==> willow <==
## FIR
module FIR #
(
    parameter inbit = 11,		 
    parameter outbit = 23,		
    parameter n=32
)
(
    input rst,
    input clk,
    input wire signed [inbit-1:0] infix,
    output reg signed [outbit-1:0] outfix
);
reg signed [outbit-1:0] mul [0:31];
reg signed [outbit-1:0] add [0:30];
integer  i;
wire signed [outbit-1:0] sh1,sh2,sh3,sh5;
wire signed [outbit-1:0] w0,w1,w2,w3,w4,w5,w6,w7,w8,w9,w10,w11,w12,w13,w14;  
assign sh1 = infix<<1;
assign sh2 = infix<<2;
assign sh3 = infix<<3;
assign sh5 = infix<<5;
assign w0 = infix; 
assign w1 = sh1; 
assign w2 = -infix; 
assign w3 = -sh1-infix;	 
assign w4 = sh2;  
assign w5 = sh1+infix;  
assign w6 = -sh2-infix;	 
assign w7 = -sh2-sh1;	 
assign w8 =sh2+infix;	 
assign w9 = sh3+sh2;	 
assign w10 = -sh1;		 
assign w11 = -(infix<<4) - (sh2 + sh1);	 
assign w12 = -sh3-infix;			 
assign w13 = (sh5)+(sh3+sh2)+(sh1+infix);		 
assign w14 = (infix<<6)+(sh5+sh2)+(sh1+infix);		 
always @(posedge clk) begin
    if (rst) begin
		outfix <= 0;
    end else begin 
		outfix <= mul[0] +add[0];
	end
end
always @(posedge clk) begin
    if (rst) begin
        for(i=0;i<32;i=i+1)
			mul[i] <= 0;
    end else begin 
        mul[0] <= w0;
        mul[1] <= w1;
		mul[2] <= w2;
		mul[3] <= w3;
		mul[4] <=0;
		mul[5] <= w4;
		mul[6] <= w5;
		mul[7] <= w6;
		mul[8] <= w7;
		mul[9] <= w8;
		mul[10] <= w9;
		mul[11] <= w10;
		mul[12] <= w11;
		mul[13] <= w12;
		mul[14] <= w13;
		mul[15] <= w14;
		mul[16] <= w14;
		mul[17] <= w13;
		mul[18] <= w12;
		mul[19] <= w11;
		mul[20] <= w10;
		mul[21] <= w9;
		mul[22] <= w8;
		mul[23] <= w7;
		mul[24] <= w6;
		mul[25] <= w5;
		mul[26] <= w4;
		mul[27] <= 0;
		mul[28] <= w3;
		mul[29] <= w2;
		mul[30] <= w1;
		mul[31] <= w0;
    end
end
always @(posedge clk) begin
    if (rst) begin
        for(i=0;i<31;i=i+1)
			add[i] <= 0;
    end else begin 
        add[0] <= mul[1]+add[1];
        add[1] <= mul[2]+add[2];
		add[2] <= mul[3]+add[3];
		add[3] <= add[4];
		add[4] <= mul[5]+add[5];
		add[5] <= mul[6]+add[6];
		add[6] <= mul[7]+add[7];
		add[7] <= mul[8]+add[8];
		add[8] <= mul[9]+add[9];
		add[9] <= mul[10]+add[10];
		add[10] <= mul[11]+add[11];
		add[11] <= mul[12]+add[12];
		add[12] <= mul[13]+add[13];
		add[13] <= mul[14]+add[14];
		add[14] <= mul[15]+add[15];
		add[15] <= mul[16]+add[16];
		add[16] <= mul[17]+add[17];
		add[17] <= mul[18]+add[18];
		add[18] <= mul[19]+add[19];
  ...
==> flow/config.mk <==
export PLATFORM = sky130hd
export DESIGN_NAME = FIR
export DESIGN_NICKNAME = FIR
export VERILOG_FILES = /design/flow/design.v
export SDC_FILE = /design/flow/constraint.sdc
export NUM_CORES = 4
export LEC_CHECK = 0
export CAP_MARGIN = 15
export CORE_MARGIN = 2
export CORE_UTILIZATION = 72
export CTS_CLUSTER_SIZE = 32
export SETUP_SLACK_MARGIN = 0.51
export SLEW_MARGIN = 20
==> flow/constraint.sdc <==
create_clock -name core_clock -period 2.87 [get_ports {clk}]
set_input_delay 0.5740 -clock core_clock [delete_from_list [all_inputs] [get_ports {clk}]]
set_output_delay 0.5740 -clock core_clock [all_outputs]
set_load 0.01 [all_outputs]
run.sh (not shown) runs the stock make flow with config.mk's settings and CLKGATE_MAP_FILE=.
==> xenon: changes against willow <==
==> flow/config.mk (replaced) <==
export PLATFORM = sky130hd
export DESIGN_NAME = FIR
export DESIGN_NICKNAME = FIR
export VERILOG_FILES = /design/flow/design.v
export SDC_FILE = /design/flow/constraint.sdc
export NUM_CORES = 4
export LEC_CHECK = 0
export CAP_MARGIN = 20
export CORE_MARGIN = 2
export CORE_UTILIZATION = 64
export SLEW_MARGIN = 20
==> flow/constraint.sdc (replaced) <==
create_clock -name core_clock -period 4.77 [get_ports {clk}]
set_input_delay 0.9540 -clock core_clock [delete_from_list [all_inputs] [get_ports {clk}]]
set_output_delay 0.9540 -clock core_clock [all_outputs]
set_load 0.01 [all_outputs]
==> maple: changes against willow <==
==> flow/config.mk (replaced) <==
export PLATFORM = sky130hd
export DESIGN_NAME = FIR
export DESIGN_NICKNAME = FIR
export VERILOG_FILES = /design/flow/design.v
export SDC_FILE = /design/flow/constraint.sdc
export NUM_CORES = 4
export LEC_CHECK = 0
export ABC_AREA = 1
export CAP_MARGIN = 20
export CELL_PAD_IN_SITES_GLOBAL_PLACEMENT = 0
export CORE_ASPECT_RATIO = 1.85
export CORE_MARGIN = 2
export CORE_UTILIZATION = 41
export SLEW_MARGIN = 20
==> flow/constraint.sdc (replaced) <==
create_clock -name core_clock -period 4.2 [get_ports {clk}]
set_input_delay 0.8400 -clock core_clock [delete_from_list [all_inputs] [get_ports {clk}]]
set_output_delay 0.8400 -clock core_clock [all_outputs]
set_load 0.01 [all_outputs]
==> impl_metrics.csv <==
group,metric,value,unit
die,die_w,295.0,um
logic_synthesis,ys_types,51,
status,outcome,"finished clean",
cts,cts_resized,1,
die,die_h,542.4,um
logic_synthesis,synth-xor-area-share,0.9992,%
logic_synthesis,compound_area_share,18.97,%
logic_synthesis,ys_sh_adder,16.79,%
That was maple.
==> impl_metrics.csv <==
group,metric,value,unit
status,outcome,"finished clean",
final_timing,fin_setup_tns,0,ns
logic_synthesis,ys_sh_adder,19.65,%
logic_synthesis,top_area_share,32.14,%
critical_path,crit_path_start,"infix[0]",
logic_synthesis,synth-xor-area-share,9.607,%
logic_synthesis,ys_types,81,
logic_synthesis,compound_area_share,18.79,%
die,die_h,296.8,um
That was xenon.
==> impl_metrics.csv <==
group,metric,value,unit
status,outcome,"stopped before the end",
logic_synthesis,ys_sh_adder,19.65,%
logic_synthesis,ys_types,81,
die,die_w,280.1,um
status,firstError,"[ERROR GRT-0232] Routing congestion too high. Check the congestion heatmap in the GUI.",
status,haltStage,"global routing (5_1_grt)",
That was willow.


==> run a <==
==> flow/design.v <==
`timescale 1ns / 1ps
module FIR #
(
    parameter inbit = 11,		 
    parameter outbit = 23,		
    parameter n=32
)
(
    input rst,
    input clk,
    input wire signed [inbit-1:0] infix,
    output reg signed [outbit-1:0] outfix
);
reg signed [outbit-1:0] mul [0:31];
reg signed [outbit-1:0] add [0:30];
integer  i;
wire signed [outbit-1:0] sh1,sh2,sh3,sh5;
wire signed [outbit-1:0] w0,w1,w2,w3,w4,w5,w6,w7,w8,w9,w10,w11,w12,w13,w14;  
assign sh1 = infix<<1;
assign sh2 = infix<<2;
assign sh3 = infix<<3;
assign sh5 = infix<<5;
assign w0 = infix; 
assign w1 = sh1; 
assign w2 = -infix; 
assign w3 = -sh1-infix;	 
assign w4 = sh2;  
assign w5 = sh1+infix;  
assign w6 = -sh2-infix;	 
assign w7 = -sh2-sh1;	 
assign w8 =sh2+infix;	 
assign w9 = sh3+sh2;	 
assign w10 = -sh1;		 
assign w11 = -(infix<<4) - (sh2 + sh1);	 
assign w12 = -sh3-infix;			 
assign w13 = (sh5)+(sh3+sh2)+(sh1+infix);		 
assign w14 = (infix<<6)+(sh5+sh2)+(sh1+infix);		 
always @(posedge clk) begin
    if (rst) begin
		outfix <= 0;
    end else begin 
		outfix <= mul[0] +add[0];
	end
end
always @(posedge clk) begin
    if (rst) begin
        for(i=0;i<32;i=i+1)
			mul[i] <= 0;
    end else begin 
        mul[0] <= w0;
        mul[1] <= w1;
		mul[2] <= w2;
		mul[3] <= w3;
		mul[4] <=0;
		mul[5] <= w4;
		mul[6] <= w5;
		mul[7] <= w6;
		mul[8] <= w7;
		mul[9] <= w8;
		mul[10] <= w9;
		mul[11] <= w10;
		mul[12] <= w11;
		mul[13] <= w12;
		mul[14] <= w13;
		mul[15] <= w14;
		mul[16] <= w14;
		mul[17] <= w13;
		mul[18] <= w12;
		mul[19] <= w11;
		mul[20] <= w10;
		mul[21] <= w9;
		mul[22] <= w8;
		mul[23] <= w7;
		mul[24] <= w6;
		mul[25] <= w5;
		mul[26] <= w4;
		mul[27] <= 0;
		mul[28] <= w3;
		mul[29] <= w2;
		mul[30] <= w1;
		mul[31] <= w0;
    end
end
always @(posedge clk) begin
    if (rst) begin
        for(i=0;i<31;i=i+1)
			add[i] <= 0;
    end else begin 
        add[0] <= mul[1]+add[1];
        add[1] <= mul[2]+add[2];
		add[2] <= mul[3]+add[3];
		add[3] <= add[4];
		add[4] <= mul[5]+add[5];
		add[5] <= mul[6]+add[6];
		add[6] <= mul[7]+add[7];
		add[7] <= mul[8]+add[8];
		add[8] <= mul[9]+add[9];
		add[9] <= mul[10]+add[10];
		add[10] <= mul[11]+add[11];
		add[11] <= mul[12]+add[12];
		add[12] <= mul[13]+add[13];
		add[13] <= mul[14]+add[14];
		add[14] <= mul[15]+add[15];
		add[15] <= mul[16]+add[16];
		add[16] <= mul[17]+add[17];
		add[17] <= mul[18]+add[18];
		add[18] <= mul[19]+add[19];
		add[19] <= mul[20]+add[20];
		add[20] <= mul[21]+add[21];
		add[21] <= mul[22]+add[22];
		add[22] <= mul[23]+add[23];
		add[23] <= mul[24]+add[24];
		add[24] <= mul[25]+add[25];
		add[25] <= mul[26]+add[26];
		add[26] <= add[27];
		add[27] <= mul[28]+add[28];
		add[28] <= mul[29]+add[29];
		add[29] <= mul[30]+add[30];
		add[30] <= mul[31];
    end
end
endmodule
==> flow/run.sh <==
#!/bin/bash
# the make line also repeats each setting of config.mk as NAME=value (left out here)
make -C /OpenROAD-flow-scripts/flow DESIGN_CONFIG=/design/flow/config.mk WORK_HOME=/design/flow/orfs CLKGATE_MAP_FILE= finish
==> flow/config.mk <==
export PLATFORM = sky130hd
export DESIGN_NAME = FIR
export DESIGN_NICKNAME = FIR
export VERILOG_FILES = /design/flow/design.v
export SDC_FILE = /design/flow/constraint.sdc
export NUM_CORES = 4
export LEC_CHECK = 0
export CAP_MARGIN = 20
export CORE_MARGIN = 2
export CORE_UTILIZATION = 68
export CTS_CLUSTER_DIAMETER = 358
export SLEW_MARGIN = 20
==> flow/constraint.sdc <==
create_clock -name core_clock -period 3.5 [get_ports {clk}]
set_input_delay 0.7000 -clock core_clock [delete_from_list [all_inputs] [get_ports {clk}]]
set_output_delay 0.7000 -clock core_clock [all_outputs]
set_load 0.01 [all_outputs]
==> inputs of run b, as changes to run a <==
ABC_AREA = 0   (was default)
CAP_MARGIN = 30   (was 20)
CELL_PAD_IN_SITES_DETAIL_PLACEMENT = 2   (was default)
CELL_PAD_IN_SITES_GLOBAL_PLACEMENT = 2   (was default)
CORE_MARGIN = 7   (was 2)
CORE_UTILIZATION = 72   (was 68)
CTS_CLUSTER_DIAMETER = 101   (was 358)
CTS_CLUSTER_SIZE = 37   (was default)
GPL_TIMING_DRIVEN = 0   (was default)
MAX_ROUTING_LAYER = met4   (was default)
PLACE_DENSITY = 0.38   (was default)
SETUP_SLACK_MARGIN = 0.65   (was default)
SLEW_MARGIN = 5   (was 20)
==> flow/constraint.sdc (replaced) <==
create_clock -name core_clock -period 2.98 [get_ports {clk}]
set_input_delay 0.5960 -clock core_clock [delete_from_list [all_inputs] [get_ports {clk}]]
set_output_delay 0.5960 -clock core_clock [all_outputs]
set_load 0.01 [all_outputs]
==> impl.org <==
* Flow results

** Status
- Result of the run :: stopped before the end
- Stopping stage :: global placement without I/O
- The first error in the log reads "[ERROR GPL-0301] Utilization 129.491 % exceeds 100%".

** Floorplan
- Die extent in x :: 290 um
- Number of placement rows :: 101
- Core region area :: 0.0757 sq mm
- Die Span Y :: 290 um
- For this configuration, the core starts out at a cell density of 72.5%.
Source of the figures above: run b

==> impl.org <==
#+TITLE: Implementation results

** Status
- The flow ran to the end, but the layout failed its checks.
- The report lists the violated layout checks as setup timing.

** Timing
- The end-of-flow timing check tallies setup violations at 15.
- Setup slack of the critical path after layout :: -493 ps

** Floorplan
- Die Span Y :: 288 um
Source of the figures above: run a

